[config.mk]
export PLATFORM = sky130hd
export DESIGN_NAME = SHA256
export DESIGN_NICKNAME = SHA256
export VERILOG_FILES = /design/flow/design.v
export SDC_FILE = /design/flow/constraint.sdc
export NUM_CORES = 4
export LEC_CHECK = 0
export CAP_MARGIN = 20
export CELL_PAD_IN_SITES_GLOBAL_PLACEMENT = 0
export CORE_MARGIN = 4
export CORE_UTILIZATION = 65
export CTS_CLUSTER_DIAMETER = 362
export SLEW_MARGIN = 20
export TNS_END_PERCENT = 40
[constraint.sdc]
create_clock -name core_clock -period 6.37 [get_ports {clk}]
set_input_delay 1.2740 -clock core_clock [delete_from_list [all_inputs] [get_ports {clk}]]
set_output_delay 1.2740 -clock core_clock [all_outputs]
set_load 0.01 [all_outputs]
[design.v]
`timescale 1ns / 1ps
module SHA256(
clk,
rst_n,
valid_in,
valid_out,
message,
Hash_result);
input clk, rst_n, valid_in;
input [439:0] message;
output reg valid_out;
output reg [255:0] Hash_result;
reg [1:0] next_state,state;
reg [6:0] count;
reg [31:0] a_temp, b_temp, c_temp, d_temp, e_temp, f_temp, g_temp, h_temp;
reg [31:0] k;
reg [511:0] chunk;
reg [31:0] mreg_0, mreg_1, mreg_2, mreg_3, mreg_4, mreg_5, mreg_6, mreg_7, mreg_8, mreg_9, mreg_10, mreg_11, mreg_12, mreg_13, mreg_14, mreg_15;
wire [31:0] sigma_0, sigma_1, cap_sigma_0, cap_sigma_1, maj, ch;
parameter H0 = 32'h6a09e667;
parameter H1 = 32'hbb67ae85;
parameter H2 = 32'h3c6ef372;
parameter H3 = 32'ha54ff53a;
parameter H5 = 32'h9b05688c;
parameter H4 = 32'h510e527f;
parameter H6 = 32'h1f83d9ab;
parameter H7 = 32'h5be0cd19;
parameter K0 = 32'h428a2f98;
parameter K1 = 32'h71374491;
parameter K2 = 32'hb5c0fbcf;
parameter K3 = 32'he9b5dba5;
parameter K4 = 32'h3956c25b;
parameter K5 = 32'h59f111f1;
parameter K6 = 32'h923f82a4;
parameter K7 = 32'hab1c5ed5;
parameter K8 = 32'hd807aa98;
parameter K9 = 32'h12835b01;
parameter K10 = 32'h243185be;
parameter K11 = 32'h550c7dc3;
parameter K12 = 32'h72be5d74;
parameter K13 = 32'h80deb1fe;
parameter K14 = 32'h9bdc06a7;
parameter K15 = 32'hc19bf174;
parameter K16 = 32'he49b69c1;
parameter K17 = 32'hefbe4786;
parameter K18 = 32'h0fc19dc6;
parameter K19 = 32'h240ca1cc;
parameter K20 = 32'h2de92c6f;
parameter K21 = 32'h4a7484aa;
parameter K22 = 32'h5cb0a9dc;
parameter K23 = 32'h76f988da;
parameter K24 = 32'h983e5152;
parameter K25 = 32'ha831c66d;
parameter K26 = 32'hb00327c8;
parameter K27 = 32'hbf597fc7;
parameter K28 = 32'hc6e00bf3;
parameter K29 = 32'hd5a79147;
parameter K30 = 32'h06ca6351;
parameter K31 = 32'h14292967;
parameter K32 = 32'h27b70a85;
parameter K33 = 32'h2e1b2138;
parameter K34 = 32'h4d2c6dfc;
parameter K35 = 32'h53380d13;
parameter K36 = 32'h650a7354;
parameter K37 = 32'h766a0abb;
parameter K38 = 32'h81c2c92e;
parameter K39 = 32'h92722c85;
parameter K40 = 32'ha2bfe8a1;
parameter K41 = 32'ha81a664b;
parameter K42 = 32'hc24b8b70;
parameter K43 = 32'hc76c51a3;
parameter K44 = 32'hd192e819;
parameter K45 = 32'hd6990624;
parameter K46 = 32'hf40e3585;
parameter K47 = 32'h106aa070;
parameter K48 = 32'h19a4c116;
parameter K49 = 32'h1e376c08;
parameter K50 = 32'h2748774c;
parameter K51 = 32'h34b0bcb5;
parameter K52 = 32'h391c0cb3;
parameter K53 = 32'h4ed8aa4a;
parameter K54 = 32'h5b9cca4f;
parameter K55 = 32'h682e6ff3;
parameter K56 = 32'h748f82ee;
parameter K57 = 32'h78a5636f;
parameter K58 = 32'h84c87814;
parameter K59 = 32'h8cc70208;
parameter K60 = 32'h90befffa;
parameter K61 = 32'ha4506ceb;
parameter K62 = 32'hbef9a3f7;
parameter K63 = 32'hc67178f2;
parameter PADDING = 'd0;
parameter COMPUTE = 'd1;
parameter IDLE = 'd2;
always@(next_state)begin   
	case(next_state)
		IDLE:  state = IDLE;
		COMPUTE:  state = COMPUTE;
		default:  state = IDLE;
	endcase
end
always@(posedge clk or negedge rst_n)begin
	if(!rst_n)begin
		next_state <= IDLE;
	end
	else begin
		if(next_state == IDLE && valid_in)begin
			next_state <= COMPUTE;
		end
      	else if(next_state == COMPUTE && count == 'd64)begin
			next_state <= IDLE;
		end
		else begin
			next_state <= next_state;
		end
	end
end
assign sigma_0 = ({a_temp[1:0], a_temp[31:2]}) ^ ({a_temp[12:0], a_temp[31:13]}) ^ ({a_temp[21:0], a_temp[31:22]});
assign sigma_1 = ({e_temp[5:0], e_temp[31:6]}) ^ ({e_temp[10:0], e_temp[31:11]}) ^ ({e_temp[24:0], e_temp[31:25]});
assign maj = (a_temp & b_temp) ^ (a_temp & c_temp) ^ (b_temp & c_temp);
assign ch = (e_temp & f_temp) ^ (~e_temp & g_temp);
assign cap_sigma_0 = {mreg_1[6:0], mreg_1[31:7]} ^ {mreg_1[17:0], mreg_1[31:18]} ^ (mreg_1[31:0] >> 2'b11) ;
  assign cap_sigma_1 = {mreg_14[16:0], mreg_14[31:17]} ^ {mreg_14[18:0], mreg_14[31:19]} ^ (mreg_14[31:0] >> 4'b1010);
always@(posedge clk or negedge rst_n)begin		 
	if(!rst_n)begin
		count <= 'd0;
	end
	else begin
		if(state == COMPUTE)begin
			count <= count + 'd1;
		end
		else begin
			count <= 0;
		end
	end
end
always@(posedge clk or negedge rst_n)begin		 
	if(!rst_n)begin
		chunk <= 'd0;
	end
	else begin
		if(state == IDLE && valid_in)begin
          chunk <= {message[408:0], {8'b10000000}, {55'b0,9'b110111000}, {32'b0}};
		end
		else if(state == IDLE)begin
			chunk <= chunk;
		end
		else begin
			chunk <= chunk << 'd32;
		end
	end
end
always@(posedge clk or negedge rst_n)begin		 
	if(!rst_n)begin
		a_temp <= 'd0;
		b_temp <= 'd0;
		c_temp <= 'd0;
		d_temp <= 'd0;
		e_temp <= 'd0;
		f_temp <= 'd0;
		g_temp <= 'd0;
		h_temp <= 'd0;
	end
	else begin
		if(state == IDLE)begin
			a_temp <= H0;
			b_temp <= H1;
			c_temp <= H2;
			d_temp <= H3;
			e_temp <= H4;
			f_temp <= H5;
			g_temp <= H6;
			h_temp <= H7;
		end
		else if(state == COMPUTE)begin
			a_temp <= h_temp + sigma_1 + ch + k + mreg_15 + sigma_0 + maj; 	 
			b_temp <= a_temp;
			c_temp <= b_temp;
			d_temp <= c_temp;
			e_temp <= d_temp + h_temp + sigma_1 + ch + k + mreg_15;		 
			f_temp <= e_temp;
			g_temp <= f_temp;
			h_temp <= g_temp;
		end
		else begin
			a_temp <= a_temp;
			b_temp <= b_temp;
			c_temp <= c_temp;
			d_temp <= d_temp;
			e_temp <= e_temp;
			f_temp <= f_temp;
			g_temp <= g_temp;
			h_temp <= h_temp;
		end
	end
end
always@(*)begin		 
	case(count)
		0: k = K0;
		1: k = K1;
		2: k = K2;
		3: k = K3;
		4: k = K4;
		5: k = K5;
		6: k = K6;
		7: k = K7;
		8: k = K8;
		9: k = K9;
		10: k = K10;
		11: k = K11;
		12: k = K12;
		13: k = K13;
		14: k = K14;
		15: k = K15;
		16: k = K16;
		17: k = K17;
		18: k = K18;
		19: k = K19;
		20: k = K20;
		21: k = K21;
		22: k = K22;
		23: k = K23;
		24: k = K24;
		25: k = K25;
		26: k = K26;
		27: k = K27;
		28: k = K28;
		29: k = K29;
		30: k = K30;
		31: k = K31;
		32: k = K32;
		33: k = K33;
		34: k = K34;
		35: k = K35;
		36: k = K36;
		37: k = K37;
		38: k = K38;
		39: k = K39;
		40: k = K40;
		41: k = K41;
		42: k = K42;
		43: k = K43;
		44: k = K44;
		45: k = K45;
		46: k = K46;
		47: k = K47;
		48: k = K48;
		49: k = K49;
		50: k = K50;
		51: k = K51;
		52: k = K52;
		53: k = K53;
		54: k = K54;
		55: k = K55;
		56: k = K56;
		57: k = K57;
		58: k = K58;
		59: k = K59;
		60: k = K60;
		61: k = K61;
		62: k = K62;
		63: k = K63;
		default: k = 32'd0;
	endcase
end
always@(posedge clk or negedge rst_n)begin		 
	if(!rst_n)begin
      	valid_out <= 'd0;
		Hash_result <= 'd0;
	end
	else begin
      if(state == COMPUTE && count == 'd64)begin
          	valid_out <= 'd1;
			Hash_result <= {H0 + a_temp, H1 + b_temp, H2 + c_temp, H3 + d_temp, H4 + e_temp, H5 + f_temp, H6 + g_temp, H7 + h_temp};
        end
      	else begin
          	valid_out <= 'd0;
			Hash_result <= 'd0;
        end
	end
end
always@(posedge clk or negedge rst_n)begin		 
	if(!rst_n)begin
		mreg_15 <= 'd0;
		mreg_14 <= 'd0;
		mreg_13 <= 'd0;
		mreg_12 <= 'd0;
		mreg_11 <= 'd0;
		mreg_10 <= 'd0;
		mreg_9 <= 'd0;
		mreg_8 <= 'd0;
		mreg_7 <= 'd0;
		mreg_6 <= 'd0;
		mreg_5 <= 'd0;
		mreg_4 <= 'd0;
		mreg_3 <= 'd0;
		mreg_2 <= 'd0;
		mreg_1 <= 'd0;
		mreg_0 <= 'd0;
	end
	else begin
      if(state== IDLE  && valid_in)begin
        mreg_15 <= message[439:408];
			mreg_14 <= mreg_15;
			mreg_13 <= mreg_14;
			mreg_12 <= mreg_13;
			mreg_11 <= mreg_12;
			mreg_10 <= mreg_11;
			mreg_9 <= mreg_10;
			mreg_8 <= mreg_9;
			mreg_7 <= mreg_8;
			mreg_6 <= mreg_7;
			mreg_5 <= mreg_6;
			mreg_4 <= mreg_5;
			mreg_3 <= mreg_4;
			mreg_2 <= mreg_3;
			mreg_1 <= mreg_2;
			mreg_0 <= mreg_1;
		end
      else if((count < 15 && state == COMPUTE))begin
			mreg_15 <= chunk[511:480];
			mreg_14 <= mreg_15;
			mreg_13 <= mreg_14;
			mreg_12 <= mreg_13;
			mreg_11 <= mreg_12;
			mreg_10 <= mreg_11;
			mreg_9 <= mreg_10;
			mreg_8 <= mreg_9;
			mreg_7 <= mreg_8;
			mreg_6 <= mreg_7;
			mreg_5 <= mreg_6;
			mreg_4 <= mreg_5;
			mreg_3 <= mreg_4;
			mreg_2 <= mreg_3;
			mreg_1 <= mreg_2;
			mreg_0 <= mreg_1;
		end
      else if(count >= 15 && state == COMPUTE)begin
			mreg_15 <= (mreg_0 + cap_sigma_0 + mreg_9 + cap_sigma_1);
			mreg_14 <= mreg_15;
			mreg_13 <= mreg_14;
			mreg_12 <= mreg_13;
			mreg_11 <= mreg_12;
			mreg_10 <= mreg_11;
			mreg_9 <= mreg_10;
			mreg_8 <= mreg_9;
			mreg_7 <= mreg_8;
			mreg_6 <= mreg_7;
			mreg_5 <= mreg_6;
			mreg_4 <= mreg_5;
			mreg_3 <= mreg_4;
			mreg_2 <= mreg_3;
			mreg_1 <= mreg_2;
			mreg_0 <= mreg_1;
		end
		else begin
			mreg_15 <= mreg_15;
			mreg_14 <= mreg_14;
			mreg_13 <= mreg_13;
			mreg_12 <= mreg_12;
			mreg_11 <= mreg_11;
			mreg_10 <= mreg_10;
			mreg_9 <= mreg_9;
			mreg_8 <= mreg_8;
			mreg_7 <= mreg_7;
			mreg_6 <= mreg_6;
			mreg_5 <= mreg_5;
			mreg_4 <= mreg_4;
			mreg_3 <= mreg_3;
			mreg_2 <= mreg_2;
			mreg_1 <= mreg_1;
			mreg_0 <= mreg_0;
		end
	end
end
endmodule
[run.sh]
#!/bin/bash
# the make line also repeats each setting of config.mk as NAME=value (left out here)
make -C /OpenROAD-flow-scripts/flow DESIGN_CONFIG=/design/flow/config.mk WORK_HOME=/design/flow/orfs CLKGATE_MAP_FILE= finish
==> out/qor.txt, run 1 <==
Average vias per placed instance = 6.45
Status = finished clean
Slowest-stage cell, CP = fa_1
Core Util, Final = 0.795
CTS tree = yes
Critical path buffer and inverter count = 7
Xor/xnor cell area share of the yosys netlist = 0.0568
Post-DP HPWL = 216000 um
Worst flop-to-flop path endpoint = a_temp[30]
Final Hold Fails = 0
GR Overflow Total = 0
Final Setup Violations = 0
Number of H-tree levels = 4
Final Non-Filler Cells = 10.5k
Period minus WS final = 6.25 ns
Reg2Reg Depth = 26
Reg-to-Reg Start = count[1]
Cell count after synthesis = 8011
DRC = 0
Iteration-0 DRC Markers = 10.6k
Die X = 352 um
WP data arrival = 6.98 ns
Floorplan Utilization = 0.658
Ys cells = 8011
Routed Antenna Nets = 0
Synthesized chip area reported by yosys = 76900 sq um
Routed WL = 307000 um
Max incr delay on CP = 0.52 ns
Relative slew slack = 0.156
Leading area contributor after synthesis = dfrtp_1
DR WL/cell = 29.3 um
Area grow syn2layout = 20.9%
Syn Area/Cell = 9.60 sq um
OpenROAD warnings = 126
Largest net degree at the start of global routing = 214
CP Launch Type = flop
I/O pin count = 700
First-pass GRT wire length = 440000 um
Area contributors post-synth = dfrtp_1 47%, nand2_1 9.0%, fa_1 8.8%
Critical Path RT = 7.10 ns
Worst Hold Class = primary input to async pin
Skew final = 0.0427 ns
Synth async-reset ratio = 1.00
Post-synth mux share = 0.0618
Crit-path max FO = 5
Clock Pin Slew Worst Setup and Hold Paths = 0.07 ns
Routed vias = 67.5k
Final net count = 9665
CP delay by family, top = adder cells
Max-cap viol count = 0
Yosys reg bits = 1446
Post-synth EDFFs = 0
Synth Seq Share = 0.471
Cts hold-fix bufs = 0
Placed insts = 10.1k
Distinct cells, synth = 75
R2R setup slack = 0.12 ns
Die height = 352 um
Max Freq = 160 MHz
Rows = 125
RSZ-0062 raised after global routing = yes
CTS root buf = clkbuf_16
Initial antenna violation count = 65
Adder Area Share = 0.112
Synth top cell by count = nand2_1
Post-synth top cells = 1847 x nand2_1, 1445 x dfrtp_1, 667 x o21ai_0
Ys Warns = 1
IO Port Bufs = 699
Crit path from = count[1]
Critical Path Most Common Cell = fa_1
Synth Area in Compound Gates = 0.0929
GRT Total Usage = 0.481
Min Hold Slack = 0.387 ns
Die ar. = 124000 sq um
Dominant cell area share = 0.470
End of the critical path = a_temp[30]
Mapped Area = 76900 sq um
Vias in the first global route = 67.2k
Worst skew pair latency = 0.82 ns
Crit. End Element = flop
Simple Share, Synth = 0.153
Inserted Clock Buffers = 147
Detailed Routing Iterations Pass 1 = 9
Maximum buffer depth of the clock tree = 3
Worst setup path class = flop to flop
Post-route cell area = 92900 sq um
Max Slew Vio Count = 0
# clock sinks = 1446
Cell Area, Placed = 87200 sq um
Routability Congestion = 1.05
Period utilisation layout = 0.981
Comb area leader = simple AND/OR/NAND/NOR gates
Worst-margin pin slew = 1.25 ns
Stages on worst setup path = 26
Net Count, Synth = 8915
Synth Flop Type = dfrtp_1
Core area = 117000 sq um
-- through the flow --
stage / worst slack, ns / TNS, ns
floorplan: 0.0195 / 0
global placement: -0.275 / -1.41
detailed placement: -0.347 / -2.58
CTS: -0.0182 / -0.0182
global route: -0.0826 / -0.110
finish: 0.119 / 0
-- routing by layer --
layer	routed length (um)	vias up	part of all wire	track usage
met5	102	-	0.00033	0
li1	-	27358	-	-
met1	107000	33055	0.35	0.623
met4	26100	14	0.085	0.306
met2	131000	5610	0.43	0.703
met3	42200	1508	0.14	0.160
-- repair_timing --
item / CTS / global route
setup endpoints to repair: 21 / 26
resized: 26 / 109
pin swaps: 4 / 41
buffers inserted: 3 / 4
-- final cells by class --
type                    instances  area, sq um
multi-input cells            5474        37200
diodes                         66          165
clock inverters                49          659
fillers                      6636        23900
clock buffers                 216         4300
flip-flops and latches       1446        36200
inverters                     599         2260
repair buffers               1093        10300
well taps                    1524         1910
==> inputs of run 2 (changes only) <==
Settings changed: ABC_AREA set to 1, CAP_MARGIN 20 to 0, CELL_PAD_IN_SITES_GLOBAL_PLACEMENT 0 to not set, CORE_ASPECT_RATIO set to 0.5, CORE_MARGIN 4 to 2, CORE_UTILIZATION 65 to 72, CTS_CLUSTER_DIAMETER 362 to 334, CTS_CLUSTER_SIZE set to 99, PLACE_DENSITY set to 0.39, SETUP_SLACK_MARGIN set to 0.38, TNS_END_PERCENT 40 to not set.
Clock period 6.37 ns to 3.92 ns, I/O delays scaled along.
==> run 2 against run 1 <==
  * The flow now stops in 5_1_grt
  * Area after synthesis grew 4.8%
  * Die area decreased by 7.4%
  * Synthesized cell count grew 23%
==> out/qor.txt, run 2 <==
Stop stage = 5_1_grt
I/O pin count = 700
Ys Warns = 1
Core area = 111000 sq um
Floorplan Utilization = 0.729
Xor/xnor cell area share of the yosys netlist = 0.0333
Mapped Area = 80500 sq um
# clock sinks = 1446
Cell count after synthesis = 9864
CTS root buf = clkbuf_16
Net Count, Synth = 10.8k
Synth async-reset ratio = 1.00
Adder Area Share = 0.104
Die ar. = 115000 sq um
Die height = 240 um
Pre-CTS WS = -1.57 ns
Dominant cell area share = 0.449
Maximum buffer depth of the clock tree = 3
Post-synth mux share = 0
Run Error = [ERROR GRT-0232] Routing congestion too high. Check the congestion heatmap in the GUI.
Number of H-tree levels = 1
Routability Congestion = 1.42
Post-DP HPWL = 234000 um
Simple Share, Synth = 0.194
Comb area leader = simple AND/OR/NAND/NOR gates
IO Port Bufs = 699
Synth Seq Share = 0.449
Status = aborted with a tool error
GR Overflow Total = 31
Synthesized chip area reported by yosys = 80500 sq um
Synth Flop Type = dfrtp_1
Post-synth top cells = 2636 x nand2_1, 1612 x inv_1, 1445 x dfrtp_1
Cell Area, Placed = 96600 sq um
Leading area contributor after synthesis = dfrtp_1
Post-synth EDFFs = 0
GRT Total Usage = 0.630
Synth top cell by count = nand2_1
Synth Area in Compound Gates = 0.122
Distinct cells, synth = 57
Syn Area/Cell = 8.17 sq um
Yosys reg bits = 1446
Ys cells = 9864
Inserted Clock Buffers = 18
Die X = 477 um
Rows = 86
Area contributors post-synth = dfrtp_1 45%, nand2_1 12%, fa_1 8.4%
run 2: timing repair:
action / 4_1_cts
hold buffers: 1
gates cloned: 0
endpoints found under the setup margin: 90
hold endpoints to repair: 41
pin swaps: 88
gates resized: 325
setup buffers: 33
run 2: per-layer routing:
metal,GRT overflow,GRT usage
met5,0,0.281
met4,9,0.509
met3,0,0.426
met2,21,0.824
met1,1,0.680
run 2: stage by stage:
stage | hold slack (ns) | utilization | cells
floorplan | 0.426 | - | 9864
global placement | 0.439 | 0.874 | 12621
detailed placement | 0.451 | 0.874 | 12621
CTS | 0.440 | 0.893 | 12679
==> inputs of run 3 (changes only) <==
Settings changed: ABC_AREA 1 to not set, CAP_MARGIN 0 to 20, CORE_ASPECT_RATIO 0.5 to not set, CORE_UTILIZATION 72 to 8, CTS_CLUSTER_DIAMETER 334 to not set, CTS_CLUSTER_SIZE 99 to not set, PLACE_DENSITY 0.39 to not set, SETUP_SLACK_MARGIN 0.38 to not set.
Clock period 3.92 ns to 12.3 ns, I/O delays scaled along.
==> run 3 against run 2 <==
  * Now clean on timing, DRC and antenna
  * Synthesized cell count is 19% lower
  * Die area went up to 8.4 times the previous value
  * Area after synthesis is 4.5% lower
==> out/qor.txt, run 3 <==
Status = finished clean
Post-cts resize count = 0
Die ar. = 969000 sq um
Synth Area in Compound Gates = 0.0929
Crit path from = count[0]
Max Freq = 114 MHz
CTS tree = yes
Synthesized chip area reported by yosys = 76900 sq um
Cell Area, Placed = 98800 sq um
Worst skew pair latency = 0.90 ns
Synth Flop Type = dfrtp_1
Yosys reg bits = 1446
Final Setup Violations = 0
Routed WL = 391000 um
Post-synth EDFFs = 0
OpenROAD warnings = 109
Post-synth mux share = 0.0618
Area grow syn2layout = 35.9%
Final Hold Fails = 0
Final net count = 9374
Area contributors post-synth = dfrtp_1 47%, nand2_1 9.0%, fa_1 8.8%
Comb area leader = simple AND/OR/NAND/NOR gates
Max Slew Vio Count = 0
First-pass GRT wire length = 520000 um
Skew final = 0.148 ns
Post-CTS setup buffer count = 0
Routed vias = 59.2k
Average vias per placed instance = 2.77
IO Port Bufs = 699
Post-DP HPWL = 321000 um
R2R setup slack = 3.53 ns
Worst Hold Class = flop to flop
Cts hold-fix bufs = 0
Core Util, Final = 0.109
# clock sinks = 1446
Mapped Area = 76900 sq um
Ys Warns = 1
Floorplan Utilization = 0.0801
Fillers = 110k
Slowest-stage cell, CP = ha_1
Simple Share, Synth = 0.153
Core area = 959000 sq um
Stages on worst setup path = 25
Period minus WS final = 8.77 ns
Post-route cell area = 104000 sq um
Adder Area Share = 0.112
Vias in the first global route = 59.5k
I/O pin count = 700
Dominant cell area share = 0.470
Maximum buffer depth of the clock tree = 4
Reg2Reg Depth = 25
Rows = 360
Worst setup path class = flop to flop
Inserted Clock Buffers = 158
CTS root buf = clkbuf_16
End of the critical path = a_temp[30]
Net Count, Synth = 8915
GRT Total Usage = 0.0775
Distinct cells, synth = 75
Comb gate area = 36600 sq um
Synth Seq Share = 0.471
Critical Path Most Common Cell = fa_1
Worst Hold Depth = 2
Max-cap viol count = 0
Largest net degree at the start of global routing = 232
Clock Pin Slew Worst Setup and Hold Paths = 0.06 ns
WP data arrival = 9.56 ns
CP Launch Type = flop
Period utilisation layout = 0.713
Post-synth top cells = 1847 x nand2_1, 1445 x dfrtp_1, 667 x o21ai_0
Max incr delay on CP = 0.81 ns
Routed Antenna Nets = 0
Xor/xnor cell area share of the yosys netlist = 0.0568
Routability Congestion = 0.903
Synth async-reset ratio = 1.00
Synth top cell by count = nand2_1
Critical Path RT = 13.09 ns
Hold Path Origin = mreg_12[11]
Setup total negative slack = 0 ns
GR Overflow Total = 0
Initial antenna violation count = 100
Ys cells = 8011
Relative slew slack = 0.0984
Worst-margin pin slew = 1.35 ns
DRC = 0
Iteration-0 DRC Markers = 4968
Reg-to-Reg Start = count[0]
Worst flop-to-flop path endpoint = a_temp[30]
Detailed Routing Iterations Pass 1 = 6
Syn Area/Cell = 9.60 sq um
Hold EP = mreg_11[11]
Crit-path max FO = 22
Sequential standard cell area = 36200 sq um
Critical path buffer and inverter count = 5
Die X = 984 um
Crit. End Element = flop
DR WL/cell = 18.3 um
Leading area contributor after synthesis = dfrtp_1
Cell count after synthesis = 8011
Number of H-tree levels = 4
RSZ-0062 raised after global routing = no
CP delay by family, top = adder cells
Die height = 984 um
run 3: through the flow:
| stage | hold WS, ns | setup WS, ns | std cells |
|---|---|---|---|
| after CTS | 0.374 | 3.60 | 21261 |
| after detailed placement | 0.455 | 3.69 | 20979 |
| after global placement | 0.448 | 3.46 | 20977 |
| final | 0.369 | 3.53 | 21369 |
| after floorplan | 0.437 | 5.53 | 8011 |
| after global routing | 0.423 | 3.13 | 21349 |
run 3: layout make-up:
class	count	area share
clock buffer	212	0.0428
antenna	107	0.00256
tap	12670	0.152
timing repair buffer	791	0.0753
inverter	599	0.0215
clock inverter	70	0.00916
sequential	1446	0.346
multi-input combinational	5474	0.351
run 3: layer usage:
layer  track usage  routed length, um
met5             0                113
met3        0.0155              23000
met1        0.0885             151000
met4        0.0469              28500
met2         0.134             189000
==> inputs of run 4 (changes only) <==
Settings changed: ABC_AREA set to 1, CORE_UTILIZATION 8 to 72, CTS_CLUSTER_DIAMETER set to 94, CTS_CLUSTER_SIZE set to 91, GPL_ROUTABILITY_DRIVEN set to 0, PLACE_DENSITY_LB_ADDON set to 0.04.
Clock period 12.3 ns to 3.36 ns, I/O delays scaled along.
==> run 4 against run 3 <==
  * The flow now stops in 5_1_grt
  * Area after synthesis increased by 4.8%
  * Die area decreased by 88%
  * Synthesized cell count increased by 23%
==> out/qor.txt, run 4 <==
Synth Area in Compound Gates = 0.122
Distinct cells, synth = 57
Post-DP HPWL = 252000 um
Die ar. = 115000 sq um
Synth Seq Share = 0.449
Ys Warns = 1
Net Count, Synth = 10.8k
Run Error = [ERROR GRT-0116] Global routing finished with congestion. Check the congestion regions in the DRC Viewer.
IO Port Bufs = 699
Synth top cell by count = nand2_1
Area contributors post-synth = dfrtp_1 45%, nand2_1 12%, fa_1 8.4%
Mapped Area = 80500 sq um
CTS root buf = clkbuf_16
Die X = 338 um
I/O pin count = 700
Simple Share, Synth = 0.194
GR Overflow Total = 266
# clock sinks = 1446
GRT Total Usage = 0.779
Synthesized chip area reported by yosys = 80500 sq um
Synth Flop Type = dfrtp_1
Cell Area, Placed = 97600 sq um
Maximum buffer depth of the clock tree = 3
Floorplan Utilization = 0.727
Xor/xnor cell area share of the yosys netlist = 0.0333
Leading area contributor after synthesis = dfrtp_1
Number of H-tree levels = 2
Core area = 111000 sq um
Comb area leader = simple AND/OR/NAND/NOR gates
Ys cells = 9864
Adder Area Share = 0.104
Cell count after synthesis = 9864
Rows = 122
Status = aborted with a tool error
Synth async-reset ratio = 1.00
Syn Area/Cell = 8.17 sq um
Stop stage = 5_1_grt
Placed insts = 12.7k
Yosys reg bits = 1446
Die height = 338 um
Post-synth EDFFs = 0
Post-synth mux share = 0
Post-synth top cells = 2636 x nand2_1, 1612 x inv_1, 1445 x dfrtp_1
Inserted Clock Buffers = 41
Dominant cell area share = 0.449
run 4: per-stage QoR:
stage	setup TNS, ns	worst slack (ns)
global placement	-114.34	-1.92
CTS	-117.65	-2.06
floorplan	-78.83	-1.71
detailed placement	-129.35	-2.31
run 4: layer usage:
metal,GRT overflow,track usage
met1,25,0.786
met2,100,0.916
met3,35,0.682
met4,105,0.701
met5,1,0.449
run 4: timing repair:
item,in CTS
hold buffers,1
gates resized,298
hold endpoints to repair,36
buffers inserted,41
endpoints found under the setup margin,93
pin swaps,73
==> inputs of run 5 (changes only) <==
Settings changed: CAP_MARGIN 20 to 0, CORE_ASPECT_RATIO set to 0.91, CTS_CLUSTER_SIZE 91 to not set, GPL_ROUTABILITY_DRIVEN 0 to not set, PLACE_DENSITY set to 0.41, PLACE_DENSITY_LB_ADDON 0.04 to not set.
==> run 5 against run 4 <==
  * The run again fails in 5_1_grt
  * Synthesized cell count is the same
  * Die area about the same
  * Area after synthesis unchanged
==> out/qor.txt, run 5 <==
Leading area contributor after synthesis = dfrtp_1
Distinct cells, synth = 57
Inserted Clock Buffers = 145
GR Overflow Total = 752
Post-synth mux share = 0
Synth top cell by count = nand2_1
Status = aborted with a tool error
Yosys reg bits = 1446
Synth Seq Share = 0.449
Comb area leader = simple AND/OR/NAND/NOR gates
Core area = 111000 sq um
Rows = 117
Cell count after synthesis = 9864
I/O pin count = 700
Post-synth EDFFs = 0
IO Port Bufs = 699
Die height = 323 um
Number of H-tree levels = 4
GRT Total Usage = 0.821
Ys cells = 9864
Ys Warns = 1
Synth Area in Compound Gates = 0.122
Mapped Area = 80500 sq um
Xor/xnor cell area share of the yosys netlist = 0.0333
CTS root buf = clkbuf_16
Die X = 355 um
# clock sinks = 1446
Pre-CTS WS = -2.28 ns
Die ar. = 115000 sq um
Maximum buffer depth of the clock tree = 3
Synth Flop Type = dfrtp_1
Synth async-reset ratio = 1.00
Adder Area Share = 0.104
Net Count, Synth = 10.8k
Floorplan Utilization = 0.723
Area contributors post-synth = dfrtp_1 45%, nand2_1 12%, fa_1 8.4%
Routability Congestion = 1.40
Stop stage = 5_1_grt
Cell Area, Placed = 97700 sq um
Dominant cell area share = 0.449
Run Error = [ERROR GRT-0116] Global routing finished with congestion. Check the congestion regions in the DRC Viewer.
Post-DP HPWL = 252000 um
Post-synth top cells = 2636 x nand2_1, 1612 x inv_1, 1445 x dfrtp_1
Syn Area/Cell = 8.17 sq um
Synthesized chip area reported by yosys = 80500 sq um
Simple Share, Synth = 0.194
==> run 5: repair_timing <==
item,in CTS
hold buffers,1
pin swaps,156
cloned,0
endpoints found under the setup margin,92
setup buffers,58
hold endpoints to repair,82
gates resized,481
==> run 5: per-stage QoR <==
stage | utilization | setup TNS (ns) | cells
3_3_place_gp | 0.877 | -110.97 | 12730
3_5_place_dp | 0.877 | -124.39 | 12730
4_1_cts | 0.942 | -121.80 | 13044
2_1_floorplan | - | -78.83 | 9864
==> run 5: routing by layer <==
metal  GRT overflow  GRT usage
met1             60      0.820
met2            377      0.959
met3             52      0.712
met4            255      0.785
met5              8      0.462
==> inputs of run 6 (changes only) <==
Settings changed: ABC_AREA 1 to not set, CAP_MARGIN 0 to 40, CELL_PAD_IN_SITES_GLOBAL_PLACEMENT set to 2, CORE_ASPECT_RATIO 0.91 to 0.8, CORE_MARGIN 2 to 4, CORE_UTILIZATION 72 to 49, CTS_CLUSTER_DIAMETER 94 to not set, CTS_CLUSTER_SIZE set to 44, GPL_ROUTABILITY_DRIVEN set to 0, GPL_TIMING_DRIVEN set to 1, MIN_ROUTING_LAYER set to met2, PLACE_DENSITY 0.41 to not set, PLACE_DENSITY_LB_ADDON set to 0.12, SETUP_SLACK_MARGIN set to 1.48, TNS_END_PERCENT set to 95.
Clock period 3.36 ns to 10.2 ns, I/O delays scaled along.
==> run 6 against run 5 <==
  * The flow again stops in 5_1_grt
  * Synthesized cell count fell by 19%
  * Area after synthesis fell by 4.5%
  * Die area rose by 43%
==> out/qor.txt, run 6 <==
Synth Area in Compound Gates = 0.0929
Leading area contributor after synthesis = dfrtp_1
Area contributors post-synth = dfrtp_1 47%, nand2_1 9.0%, fa_1 8.8%
IO Port Bufs = 699
Distinct cells, synth = 75
Synthesized chip area reported by yosys = 76900 sq um
Die ar. = 163000 sq um
# clock sinks = 1446
Inserted Clock Buffers = 151
Post-synth EDFFs = 0
Post-synth mux share = 0.0618
Floorplan Utilization = 0.495
GRT Total Usage = 0.567
Comb area leader = simple AND/OR/NAND/NOR gates
Run Error = [ERROR GRT-0116] Global routing finished with congestion. Check the congestion regions in the DRC Viewer.
Status = aborted with a tool error
Core area = 155000 sq um
Yosys reg bits = 1446
Cell count after synthesis = 8011
Synth async-reset ratio = 1.00
Pre-CTS WS = 1.92 ns
Mapped Area = 76900 sq um
Adder Area Share = 0.112
Post-synth top cells = 1847 x nand2_1, 1445 x dfrtp_1, 667 x o21ai_0
I/O pin count = 700
CTS root buf = clkbuf_16
Stop stage = 5_1_grt
Maximum buffer depth of the clock tree = 3
Net Count, Synth = 8915
Post-cts resize count = 0
Post-DP HPWL = 206000 um
Die X = 451 um
Dominant cell area share = 0.470
Syn Area/Cell = 9.60 sq um
Cts hold-fix bufs = 0
Die height = 362 um
Xor/xnor cell area share of the yosys netlist = 0.0568
Simple Share, Synth = 0.153
Number of H-tree levels = 4
Rows = 129
Synth Flop Type = dfrtp_1
Ys Warns = 1
GR Overflow Total = 2
Synth top cell by count = nand2_1
Synth Seq Share = 0.471
Post-CTS setup buffer count = 0
Ys cells = 8011
==> run 6: stage by stage <==
stage / std cells / utilization / area [sq um] / hold slack, ns
after floorplan: 8011 / - / 76900 / 0.437
after global placement: 10372 / 0.549 / 85300 / 0.449
after detailed placement: 10409 / 0.552 / 85700 / 0.455
after CTS: 10681 / 0.584 / 90800 / 0.450
==> run 6: per-layer routing <==
metal  overflow  global-route usage
met3          2               0.747
met5          0               0.493
met1          -                   -
met4          0               0.275
met2          0               0.575
==> inputs of run 7 (changes only) <==
Settings changed: CAP_MARGIN 40 to 20, CELL_PAD_IN_SITES_GLOBAL_PLACEMENT 2 to not set, CORE_ASPECT_RATIO 0.8 to not set, CORE_MARGIN 4 to 2, CORE_UTILIZATION 49 to 57, CTS_CLUSTER_SIZE 44 to not set, GPL_ROUTABILITY_DRIVEN 0 to not set, GPL_TIMING_DRIVEN 1 to not set, MIN_ROUTING_LAYER met2 to not set, PLACE_DENSITY_LB_ADDON 0.12 to not set, SETUP_SLACK_MARGIN 1.48 to 1.77, TNS_END_PERCENT 95 to not set.
Clock period 10.2 ns to 7.3 ns, I/O delays scaled along.
==> run 7 against run 6 <==
  * Now clean on timing, DRC and antenna
  * Synthesized cell count is the same
  * Area after synthesis is the same
  * Die area down 16%
==> out/qor.txt, run 7 <==
Syn Area/Cell = 9.60 sq um
Slowest-stage cell, CP = fa_1
Initial antenna violation count = 70
CP delay by family, top = adder cells
Post-DP HPWL = 207000 um
Rows = 134
Worst Hold Class = flop to flop
Skew final = 0.0509 ns
Post-route cell area = 92800 sq um
GR Overflow Total = 0
Yosys reg bits = 1446
Average vias per placed instance = 5.86
Simple Share, Synth = 0.153
Net Count, Synth = 8915
Ys cells = 8011
Largest net degree at the start of global routing = 241
Die height = 371 um
First-pass GRT wire length = 398000 um
I/O pin count = 700
Final Hold Fails = 0
GRT Total Usage = 0.398
CTS tree = yes
DRC = 0
Adder Area Share = 0.112
Crit-path max FO = 9
Period utilisation layout = 0.870
Ys Warns = 1
Area contributors post-synth = dfrtp_1 47%, nand2_1 9.0%, fa_1 8.8%
Comb area leader = simple AND/OR/NAND/NOR gates
Vias in the first global route = 59.5k
Min Hold Slack = 0.452 ns
Status = finished clean
Met1 usage = 0.564
Synth top cell by count = nand2_1
Hold EP = mreg_3[9]
Synth Flop Type = dfrtp_1
Fillers = 10.0k
Grt met3 use = 0.110
Routability Congestion = 1.02
OpenROAD warnings = 110
Routed vias = 61.6k
Critical Path Most Common Cell = fa_1
Floorplan Utilization = 0.575
Reg-to-Reg Start = count[1]
End of the critical path = a_temp[30]
Leading area contributor after synthesis = dfrtp_1
Worst-margin pin slew = 1.31 ns
Post-synth mux share = 0.0618
Crit. End Element = flop
Max Slew Vio Count = 0
Crit path from = count[1]
Synthesized chip area reported by yosys = 76900 sq um
Post-synth EDFFs = 0
Die X = 371 um
Xor/xnor cell area share of the yosys netlist = 0.0568
Iteration-0 DRC Markers = 7240
CTS root buf = clkbuf_16
Number of H-tree levels = 4
WP data arrival = 6.99 ns
Relative slew slack = 0.117
Max incr delay on CP = 0.49 ns
Cts hold-fix bufs = 0
Routed Antenna Nets = 0
Core area = 134000 sq um
IO Port Bufs = 699
DR WL/cell = 26.2 um
Worst Hold Depth = 2
Synth Area in Compound Gates = 0.0929
Reg2Reg Depth = 25
R2R setup slack = 0.95 ns
Worst skew pair latency = 0.82 ns
Stages on worst setup path = 25
Dominant cell area share = 0.470
Routed WL = 276000 um
Busiest metal layer after global routing = met2
# clock sinks = 1446
Post-synth top cells = 1847 x nand2_1, 1445 x dfrtp_1, 667 x o21ai_0
Worst flop-to-flop path endpoint = a_temp[30]
Period minus WS final = 6.35 ns
Detailed Routing Iterations Pass 1 = 6
Worst setup path class = flop to flop
Cell Area, Placed = 85900 sq um
Max Freq = 157 MHz
Setup total negative slack = 0 ns
Inserted Clock Buffers = 152
Max-cap viol count = 0
Distinct cells, synth = 75
Final net count = 9496
Cell count after synthesis = 8011
Mapped Area = 76900 sq um
Synth async-reset ratio = 1.00
Area grow syn2layout = 20.8%
Critical path buffer and inverter count = 6
Critical Path RT = 7.93 ns
Final Setup Violations = 0
Hold Path Origin = mreg_4[9]
Synth Seq Share = 0.471
GR met2 Demand/Resource = 0.573
Die ar. = 138000 sq um
Clock Pin Slew Worst Setup and Hold Paths = 0.07 ns
CP Launch Type = flop
RSZ-0062 raised after global routing = yes
Maximum buffer depth of the clock tree = 3
==> run 7: per-stage QoR <==
step	std cells	util	setup WS, ns
2_1_floorplan	8011	-	1.48
3_3_place_gp	10137	0.643	0.669
3_5_place_dp	10137	0.643	0.653
4_1_cts	10448	0.689	1.01
5_1_grt	10510	0.695	0.815
6_report	10520	0.695	0.947
==> run 7: repair_timing <==
action / CTS / global route
resized: 143 / 88
endpoints found under the hold margin: 0 / 0
gates cloned: 0 / 1
setup endpoints to repair: 51 / 51
setup buffers: 39 / 28
pin swaps: 54 / 52
==> run 7: cell type report <==
type	instances	area, sq um	area share
Clock inverter	53	842	0.00907
Clock buffer	219	4420	0.0476
Multi-Input combinational cell	5474	37700	0.406
Antenna cell	42	105	0.00113
Sequential cell	1446	36200	0.390
Tap cell	1768	2210	0.0238
Inverter	599	2290	0.0246
Timing Repair Buffer	919	9080	0.0979
==> run 7: routing by layer <==
| metal | vias up | routed length, um |
|---|---|---|
| met2 | 2957 | 121000 |
| met4 | 46 | 13500 |
| met3 | 582 | 27500 |
| met1 | 30999 | 114000 |
| li1 | 27015 | - |
| met5 | - | 296 |
==> inputs of run 8 (changes only) <==
Settings changed: CAP_MARGIN 20 to 15, CELL_PAD_IN_SITES_GLOBAL_PLACEMENT set to 0, CORE_ASPECT_RATIO set to 0.8, CORE_MARGIN 2 to 4, CORE_UTILIZATION 57 to 49, CTS_CLUSTER_SIZE set to 44, GPL_TIMING_DRIVEN set to 0, MIN_ROUTING_LAYER set to met2, PLACE_DENSITY_LB_ADDON set to 0.25, SETUP_SLACK_MARGIN 1.77 to 1.48, TNS_END_PERCENT set to 40.
Clock period 7.3 ns to 10.2 ns, I/O delays scaled along.
==> run 8 against run 7 <==
  * The flow now stops in 5_1_grt
  * Synthesized cell count did not move
  * Area after synthesis did not move
  * Die area rose by 19%
==> out/qor.txt, run 8 <==
Number of H-tree levels = 4
GR Overflow Total = 206
Die X = 451 um
Xor/xnor cell area share of the yosys netlist = 0.0568
Synth async-reset ratio = 1.00
Yosys reg bits = 1446
Post-CTS setup buffer count = 0
Pre-CTS WS = 0.282 ns
Die height = 362 um
Status = aborted with a tool error
Post-synth mux share = 0.0618
Post-synth top cells = 1847 x nand2_1, 1445 x dfrtp_1, 667 x o21ai_0
Adder Area Share = 0.112
Syn Area/Cell = 9.60 sq um
Run Error = [ERROR GRT-0116] Global routing finished with congestion. Check the congestion regions in the DRC Viewer.
Post-DP HPWL = 267000 um
Area contributors post-synth = dfrtp_1 47%, nand2_1 9.0%, fa_1 8.8%
Rows = 129
Maximum buffer depth of the clock tree = 3
Core area = 155000 sq um
# clock sinks = 1446
Post-cts resize count = 15
Synth Flop Type = dfrtp_1
Synthesized chip area reported by yosys = 76900 sq um
CTS root buf = clkbuf_16
Comb area leader = simple AND/OR/NAND/NOR gates
Inserted Clock Buffers = 151
GRT Total Usage = 0.685
Mapped Area = 76900 sq um
Cts hold-fix bufs = 0
Synth top cell by count = nand2_1
Net Count, Synth = 8915
Synth Seq Share = 0.471
Synth Area in Compound Gates = 0.0929
IO Port Bufs = 698
Post-synth EDFFs = 0
I/O pin count = 700
Routability Congestion = 1.24
Cell Area, Placed = 87000 sq um
Ys cells = 8011
Die ar. = 163000 sq um
Dominant cell area share = 0.470
Distinct cells, synth = 75
Ys Warns = 1
Simple Share, Synth = 0.153
Stop stage = 5_1_grt
Leading area contributor after synthesis = dfrtp_1
Cell count after synthesis = 8011
Floorplan Utilization = 0.495
-- run 8: layer usage --
metal  GRT overflow  GRT usage
met1              -          -
met3            165      0.862
met2              5      0.706
met5             34      0.643
met4              2      0.362
-- run 8: metrics by stage --
| stage | instances | hold WS [ns] |
|---|---|---|
| 2_1_floorplan | 8011 | 0.437 |
| 4_1_cts | 11097 | 0.463 |
| 3_5_place_dp | 10827 | 0.455 |
| 3_3_place_gp | 10805 | 0.451 |
==> inputs of run 9 (changes only) <==
Settings changed: ABC_AREA set to 1, CAP_MARGIN 15 to 20, CORE_ASPECT_RATIO 0.8 to 0.89, CORE_MARGIN 4 to 2, CORE_UTILIZATION 49 to 72, CTS_CLUSTER_DIAMETER set to 364, CTS_CLUSTER_SIZE 44 to 40, GPL_TIMING_DRIVEN 0 to not set, HOLD_SLACK_MARGIN set to -0.09, MIN_ROUTING_LAYER met2 to not set, PLACE_DENSITY_LB_ADDON 0.25 to 0.07, SETUP_SLACK_MARGIN 1.48 to 0.38, SLEW_MARGIN 20 to 40, TNS_END_PERCENT 40 to 100.
Clock period 10.2 ns to 4.43 ns, I/O delays scaled along.
==> run 9 against run 8 <==
  * The flow again stops in 5_1_grt
  * Synthesized cell count grew 23%
  * Area after synthesis increased by 4.8%
  * Die area shrank 30%
==> out/qor.txt, run 9 <==
Status = aborted with a tool error
Stop stage = 5_1_grt
Run Error = [ERROR GRT-0232] Routing congestion too high. Check the congestion heatmap in the GUI.
Leading area contributor after synthesis = dfrtp_1
CTS root buf = clkbuf_16
Synth Flop Type = dfrtp_1
# clock sinks = 1446
GRT Total Usage = 0.719
Syn Area/Cell = 8.17 sq um
Synth async-reset ratio = 1.00
Pre-CTS WS = -1.14 ns
Adder Area Share = 0.104
Number of H-tree levels = 2
Cell Area, Placed = 94900 sq um
Net Count, Synth = 10.8k
Dominant cell area share = 0.449
Comb area leader = simple AND/OR/NAND/NOR gates
Inserted Clock Buffers = 42
Mapped Area = 80500 sq um
Synth top cell by count = nand2_1
GR Overflow Total = 6
Ys cells = 9864
Maximum buffer depth of the clock tree = 3
Floorplan Utilization = 0.727
Die ar. = 115000 sq um
Post-synth top cells = 2636 x nand2_1, 1612 x inv_1, 1445 x dfrtp_1
Placed insts = 12.4k
Post-synth EDFFs = 0
Synthesized chip area reported by yosys = 80500 sq um
Core area = 111000 sq um
Synth Seq Share = 0.449
Cell count after synthesis = 9864
Xor/xnor cell area share of the yosys netlist = 0.0333
Ys Warns = 1
Post-synth mux share = 0
Yosys reg bits = 1446
Die X = 359 um
I/O pin count = 700
Post-DP HPWL = 243000 um
Simple Share, Synth = 0.194
IO Port Bufs = 699
Rows = 115
Synth Area in Compound Gates = 0.122
Routability Congestion = 1.37
Die height = 320 um
Distinct cells, synth = 57
Area contributors post-synth = dfrtp_1 45%, nand2_1 12%, fa_1 8.4%
==> run 9: per-stage QoR <==
stage	TNS, ns	util
4_1_cts	-40.09	0.883
3_5_place_dp	-46.20	0.856
3_3_place_gp	-36.28	0.856
2_1_floorplan	-15.91	-
==> run 9: routing by layer <==
| layer | overflow | track usage |
|---|---|---|
| met4 | 4 | 0.596 |
| met1 | 0 | 0.752 |
| met2 | 1 | 0.846 |
| met3 | 0 | 0.615 |
| met5 | 1 | 0.431 |
==> run 9: what timing repair did <==
action,4_1_cts
endpoints found under the setup margin,75
hold buffers,0
pin swaps,100
buffers inserted,51
resized,335
==> inputs of run 10 (changes only) <==
Settings changed: ABC_AREA 1 to not set, CELL_PAD_IN_SITES_GLOBAL_PLACEMENT 0 to not set, CORE_ASPECT_RATIO 0.89 to not set, CORE_UTILIZATION 72 to 58, CTS_CLUSTER_DIAMETER 364 to not set, CTS_CLUSTER_SIZE 40 to not set, HOLD_SLACK_MARGIN -0.09 to not set, PLACE_DENSITY_LB_ADDON 0.07 to not set, SETUP_SLACK_MARGIN 0.38 to not set, SLEW_MARGIN 40 to 20, TNS_END_PERCENT 100 to not set.
Clock period 4.43 ns to 5.13 ns, I/O delays scaled along.
==> run 10 against run 9 <==
  * Now fails the layout checks on negative setup slack
  * Area after synthesis fell by 4.5%
  * Die area increased by 18%
  * Synthesized cell count down 19%
==> out/qor.txt, run 10 <==
Post-DP HPWL = 221000 um
CP delay by family, top = adder cells
Max Slew Vio Count = 0
Clock Pin Slew Worst Setup and Hold Paths = 0.07 ns
WP data arrival = 6.90 ns
Synth Seq Share = 0.471
Number of H-tree levels = 4
Relative slew slack = 0.213
First-pass GRT wire length = 429000 um
Final Setup Violations = 55
Critical Path RT = 5.76 ns
Dominant cell area share = 0.470
# clock sinks = 1446
Status = finished with violations
Period minus WS final = 6.27 ns
Maximum buffer depth of the clock tree = 3
Post-route cell area = 97700 sq um
Fillers = 8917
End of the critical path = a_temp[27]
Worst setup path class = flop to flop
IO Port Bufs = 699
Post-synth top cells = 1847 x nand2_1, 1445 x dfrtp_1, 667 x o21ai_0
Leading area contributor after synthesis = dfrtp_1
Skew final = 0.0634 ns
Crit-path max FO = 7
Core area = 131000 sq um
Synth async-reset ratio = 1.00
R2R setup slack = -1.14 ns
Area grow syn2layout = 27.1%
Final net count = 10.1k
Iteration-0 DRC Markers = 8313
Final Hold Fails = 0
GR Overflow Total = 0
I/O pin count = 700
Sequential standard cell area = 36200 sq um
Max Freq = 160 MHz
Worst flop-to-flop path endpoint = a_temp[27]
Net Count, Synth = 8915
DR WL/cell = 26.6 um
Synthesized chip area reported by yosys = 76900 sq um
Inserted Clock Buffers = 150
Ys cells = 8011
Post-synth mux share = 0.0618
RSZ-0062 raised after global routing = yes
Routability Congestion = 1.04
Average vias per placed instance = 5.90
Slowest-stage cell, CP = or4_4
Stages on worst setup path = 25
Die height = 368 um
OpenROAD warnings = 98
Core Util, Final = 0.743
Initial antenna violation count = 78
Worst Hold Class = primary input to async pin
Detailed Routing Iterations Pass 1 = 9
Area contributors post-synth = dfrtp_1 47%, nand2_1 9.0%, fa_1 8.8%
Ys Warns = 1
Cts hold-fix bufs = 0
Final worst slack = -1.14 ns
Die ar. = 135000 sq um
Worst skew pair latency = 0.82 ns
Comb gate area = 38000 sq um
Crit. End Element = flop
Vias in the first global route = 65.0k
Distinct cells, synth = 75
Period utilisation layout = 1.22
Critical Path Most Common Cell = fa_1
Synth Area in Compound Gates = 0.0929
Setup total negative slack = -43.69 ns
Reg2Reg Depth = 25
Cell count after synthesis = 8011
Largest net degree at the start of global routing = 272
Adder Area Share = 0.112
Die X = 368 um
Routed vias = 65.5k
CTS root buf = clkbuf_16
Synth Flop Type = dfrtp_1
Max incr delay on CP = 0.57 ns
DRC = 0
CTS tree = yes
Max-cap viol count = 0
CP Launch Type = flop
Floorplan Utilization = 0.585
Min Hold Slack = 0.174 ns
SO Faults = negative setup slack
Syn Area/Cell = 9.60 sq um
Yosys reg bits = 1446
Cell Area, Placed = 90700 sq um
Simple Share, Synth = 0.153
Rows = 133
GRT Total Usage = 0.433
Reg-to-Reg Start = count[0]
Mapped Area = 76900 sq um
Synth top cell by count = nand2_1
Crit path from = count[0]
Xor/xnor cell area share of the yosys netlist = 0.0568
Worst-margin pin slew = 1.18 ns
Routed WL = 295000 um
Comb area leader = simple AND/OR/NAND/NOR gates
Routed Antenna Nets = 0
Critical path buffer and inverter count = 5
Post-synth EDFFs = 0
==> run 10: repair_timing <==
action,4_1_cts,5_1_grt
setup buffers,34,25
resized,162,107
pin swaps,106,99
setup endpoints to repair,55,62
==> run 10: metal layers <==
layer | global-route usage | up-vias | part of all wire
li1 | - | 28187 | -
met1 | 0.598 | 32717 | 0.39
met4 | 0.238 | 42 | 0.062
met5 | 0 | - | 0.0010
met3 | 0.118 | 774 | 0.11
met2 | 0.625 | 3816 | 0.44
==> run 10: layout make-up <==
class | instances | share of cell area
Antenna cell | 55 | 0.00141
Clock buffer | 211 | 0.0448
Clock inverter | 61 | 0.00894
Inverter | 599 | 0.0234
Multi-Input combinational cell | 5474 | 0.389
Sequential cell | 1446 | 0.371
Tap cell | 1755 | 0.0225
Timing Repair Buffer | 1504 | 0.140
==> run 10: stage by stage <==
| stage | std cells | worst slack, ns |
|---|---|---|
| floorplan | 8011 | -0.687 |
| global placement | 10728 | -1.30 |
| detailed placement | 10728 | -1.36 |
| CTS | 11031 | -1.07 |
| global route | 11094 | -1.31 |
| finish | 11105 | -1.14 |
==> inputs of run 11 (changes only) <==
Settings changed: CAP_MARGIN 20 to 5, CELL_PAD_IN_SITES_GLOBAL_PLACEMENT set to 0, CORE_UTILIZATION 58 to 70, CTS_CLUSTER_DIAMETER set to 362, HOLD_SLACK_MARGIN set to -0.08, SETUP_SLACK_MARGIN set to -0.33, TNS_END_PERCENT set to 40.
Clock period 5.13 ns to 5.3 ns, I/O delays scaled along.
==> run 11 against run 10 <==
  * Flip-flop count unchanged
  * Critical endpoint is now a_temp[30]
  * Core utilization increased by 14 points
  * The layout still fails its checks (negative setup slack)
==> out/qor.txt, run 11 <==
Status = finished with violations
SO Faults = negative setup slack
Core Util, Final = 0.881
Final Setup Violations = 57
First-pass GRT wire length = 468000 um
Synth async-reset ratio = 1.00
Cell Area, Placed = 89300 sq um
Critical path buffer and inverter count = 6
Worst setup path class = flop to flop
Area grow syn2layout = 24.7%
GR Overflow Total = 0
Cell count after synthesis = 8011
Period minus WS final = 6.30 ns
CTS tree = yes
Floorplan Utilization = 0.706
Worst Hold Class = primary input to async pin
Stages on worst setup path = 26
Grt met3 use = 0.244
Core area = 109000 sq um
# clock sinks = 1446
Number of H-tree levels = 4
Rows = 121
CP delay by family, top = adder cells
Initial antenna violation count = 89
Syn Area/Cell = 9.60 sq um
Ys Warns = 1
Max incr delay on CP = 0.52 ns
Setup total negative slack = -32.45 ns
Clock Pin Slew Worst Setup and Hold Paths = 0.06 ns
Pre-CTS WS = -1.12 ns
Comb area leader = simple AND/OR/NAND/NOR gates
Distinct cells, synth = 75
Synth Seq Share = 0.471
GR met2 Demand/Resource = 0.808
Ys cells = 8011
DRC = 0
Maximum buffer depth of the clock tree = 3
GRT Total Usage = 0.571
RSZ-0062 raised after global routing = yes
Slowest-stage cell, CP = fa_1
Synth top cell by count = nand2_1
Post-synth EDFFs = 0
Post-DP HPWL = 214000 um
Largest net degree at the start of global routing = 241
Adder Area Share = 0.112
Reg-to-Reg Start = count[0]
Final Hold Fails = 0
Crit. End Element = flop
Crit path from = count[0]
Crit-path max FO = 9
Inserted Clock Buffers = 147
Cts hold-fix bufs = 0
I/O pin count = 700
Worst-margin pin slew = 1.35 ns
CTS root buf = clkbuf_16
Comb gate area = 37600 sq um
Post-synth top cells = 1847 x nand2_1, 1445 x dfrtp_1, 667 x o21ai_0
Max Freq = 159 MHz
Routability Congestion = 1.10
Detailed Routing Iterations Pass 1 = 12
WP data arrival = 6.91 ns
R2R setup slack = -1.00 ns
IO Port Bufs = 699
OpenROAD warnings = 122
Reg2Reg Depth = 26
Die ar. = 113000 sq um
CP Launch Type = flop
Synthesized chip area reported by yosys = 76900 sq um
DR WL/cell = 30.5 um
Synth Area in Compound Gates = 0.0929
Post-route cell area = 95900 sq um
Die height = 335 um
Area contributors post-synth = dfrtp_1 47%, nand2_1 9.0%, fa_1 8.8%
Final net count = 9951
Final worst slack = -1.00 ns
Vias in the first global route = 72.1k
Max-cap viol count = 0
Average vias per placed instance = 6.76
Fillers = 4548
Routed Antenna Nets = 0
Period utilisation layout = 1.19
Synth Flop Type = dfrtp_1
Met1 usage = 0.686
Xor/xnor cell area share of the yosys netlist = 0.0568
Post-synth mux share = 0.0618
Mapped Area = 76900 sq um
Worst flop-to-flop path endpoint = a_temp[30]
Min Hold Slack = 0.296 ns
Die X = 335 um
Simple Share, Synth = 0.153
Max Slew Vio Count = 0
Skew final = 0.0733 ns
Routed WL = 325000 um
Busiest metal layer after global routing = met2
Dominant cell area share = 0.470
End of the critical path = a_temp[30]
Yosys reg bits = 1446
Net Count, Synth = 8915
Iteration-0 DRC Markers = 13.5k
Critical Path Most Common Cell = fa_1
Worst skew pair latency = 0.82 ns
Relative slew slack = 0.0972
Routed vias = 72.1k
Critical Path RT = 5.91 ns
Leading area contributor after synthesis = dfrtp_1
Sequential standard cell area = 36200 sq um
run 11: metrics by stage:
step | instances
global placement | 10277
detailed placement | 10277
global route | 10645
CTS | 10571
floorplan | 8011
finish | 10671
run 11: final cells by class:
| cell class | count | area share |
|---|---|---|
| Timing Repair Buffer | 1379 | 0.132 |
| Antenna cell | 89 | 0.00232 |
| Tap cell | 1414 | 0.0184 |
| Sequential cell | 1446 | 0.377 |
| Inverter | 599 | 0.0239 |
| Multi-Input combinational cell | 5474 | 0.392 |
| Clock buffer | 197 | 0.0437 |
| Clock inverter | 73 | 0.0107 |
run 11: per-layer routing:
metal / vias to the layer above / wire length [um]
met3: 2321 / 52800
li1: 27996 / -
met1: 34523 / 102000
met2: 7249 / 135000
met4: 28 / 35400
met5: - / 187
run 11: what timing repair did:
action	4_1_cts	5_1_grt
pin swaps	70	42
endpoints found under the setup margin	48	49
hold endpoints to repair	0	0
buffers inserted	28	12
gates resized	137	66
gates cloned	0	0
==> inputs of run 12 (changes only) <==
Settings changed: CAP_MARGIN 5 to 20, CELL_PAD_IN_SITES_GLOBAL_PLACEMENT 0 to not set, CORE_MARGIN 2 to 6, CORE_UTILIZATION 70 to 29, CTS_CLUSTER_DIAMETER 362 to not set, HOLD_SLACK_MARGIN -0.08 to not set, MIN_ROUTING_LAYER set to met2, SETUP_SLACK_MARGIN -0.33 to not set, TNS_END_PERCENT 40 to not set.
Clock period 5.3 ns to 10.0 ns, I/O delays scaled along.
==> run 12 against run 11 <==
  * Now clean on timing, DRC and antenna
  * Cell count up 16%
  * First-iteration DRC count is 1.1% higher
  * Register-to-register slack improved by 2.5 ns
  * Sequential share of layout area grew 0.71 points
  * Non-clock buffer count is 558 lower
  * Via count is 16% higher
  * Design area decreased by 1.8%
  * Global-route usage fell by 22 points
  * Wire length grew 3.0%
  * Critical path type unchanged
==> out/qor.txt, run 12 <==
Status = finished clean
Die ar. = 278000 sq um
Worst Hold Class = flop to flop
Placed insts = 11.9k
I/O pin count = 700
Mapped Area = 76900 sq um
Synthesized chip area reported by yosys = 76900 sq um
Ys cells = 8011
Skew final = 0.0735 ns
R2R setup slack = 1.53 ns
Die X = 527 um
Final Hold Fails = 0
Area grow syn2layout = 22.4%
Max incr delay on CP = 0.97 ns
Critical Path RT = 10.76 ns
Routed WL = 335000 um
Hold Path Origin = mreg_12[3]
CTS root buf = clkbuf_16
DRC = 0
Max-cap viol count = 0
Critical path buffer and inverter count = 6
Reg-to-Reg Start = count[0]
Setup total negative slack = 0 ns
Average vias per placed instance = 6.75
Post-cts resize count = 0
Simple Share, Synth = 0.153
Xor/xnor cell area share of the yosys netlist = 0.0568
Post-DP HPWL = 246000 um
Synth Seq Share = 0.471
IO Port Bufs = 699
Adder Area Share = 0.112
Worst Hold Depth = 2
Syn Area/Cell = 9.60 sq um
Largest net degree at the start of global routing = 249
Hold EP = mreg_11[3]
Detailed Routing Iterations Pass 1 = 48
Die height = 527 um
Relative slew slack = 0.0974
Fillers = 26.8k
RSZ-0062 raised after global routing = no
End of the critical path = e_temp[30]
Stages on worst setup path = 26
Yosys reg bits = 1446
Routed Antenna Nets = 0
Max Freq = 118 MHz
# clock sinks = 1446
Cell count after synthesis = 8011
Max Slew Vio Count = 0
Rows = 188
Core Util, Final = 0.358
Net Count, Synth = 8915
Initial antenna violation count = 20
Final net count = 9415
Slowest-stage cell, CP = nor2_1
Period utilisation layout = 0.847
GRT Total Usage = 0.350
Ys Warns = 1
Dominant cell area share = 0.470
Final Setup Violations = 0
Post-synth EDFFs = 0
DR WL/cell = 27.1 um
Iteration-0 DRC Markers = 13.6k
Routability Congestion = 1.01
Reg2Reg Depth = 26
Synth top cell by count = nand2_1
Post-synth mux share = 0.0618
Vias in the first global route = 94.2k
Worst flop-to-flop path endpoint = e_temp[30]
CP Launch Type = flop
Area contributors post-synth = dfrtp_1 47%, nand2_1 9.0%, fa_1 8.8%
WP data arrival = 9.24 ns
Clock Pin Slew Worst Setup and Hold Paths = 0.07 ns
Comb area leader = simple AND/OR/NAND/NOR gates
First-pass GRT wire length = 468000 um
OpenROAD warnings = 102
Sequential standard cell area = 36200 sq um
Min Hold Slack = 0.410 ns
Final Non-Filler Cells = 12.3k
Worst-margin pin slew = 1.32 ns
Routed vias = 83.3k
Floorplan Utilization = 0.292
Worst setup path class = flop to flop
Synth Flop Type = dfrtp_1
Post-CTS setup buffer count = 0
Synth Area in Compound Gates = 0.0929
Crit path from = count[0]
Period minus WS final = 8.47 ns
Comb gate area = 36700 sq um
Worst skew pair latency = 0.89 ns
Synth async-reset ratio = 1.00
Cts hold-fix bufs = 0
Core area = 263000 sq um
CTS tree = yes
Maximum buffer depth of the clock tree = 3
Distinct cells, synth = 75
GR Overflow Total = 0
Number of H-tree levels = 4
Post-synth top cells = 1847 x nand2_1, 1445 x dfrtp_1, 667 x o21ai_0
Leading area contributor after synthesis = dfrtp_1
CP delay by family, top = adder cells
Inserted Clock Buffers = 169
Crit. End Element = flop
Crit-path max FO = 22
==> run 12: layout make-up <==
| cell class | count | share of cell area |
|---|---|---|
| Antenna cell | 169 | 0.00449 |
| Clock buffer | 235 | 0.0522 |
| Clock inverter | 80 | 0.0126 |
| Inverter | 599 | 0.0239 |
| Multi-Input combinational cell | 5474 | 0.390 |
| Sequential cell | 1446 | 0.385 |
| Tap cell | 3515 | 0.0467 |
| Timing Repair Buffer | 821 | 0.0860 |
==> run 12: metrics by stage <==
stage                     instance area (sq um)  setup WS [ns]
after global routing                      93800           1.13
after detailed placement                  87500           1.96
after global placement                    87500           1.78
after floorplan                           76900           3.23
final                                     94100           1.53
after CTS                                 93600           2.00
==> run 12: metal layers <==
layer  wire length, um  track usage
met2            162000        0.406
met4             24500       0.0577
met3            143000        0.482
met5              5230        0.199
met1                 0            -
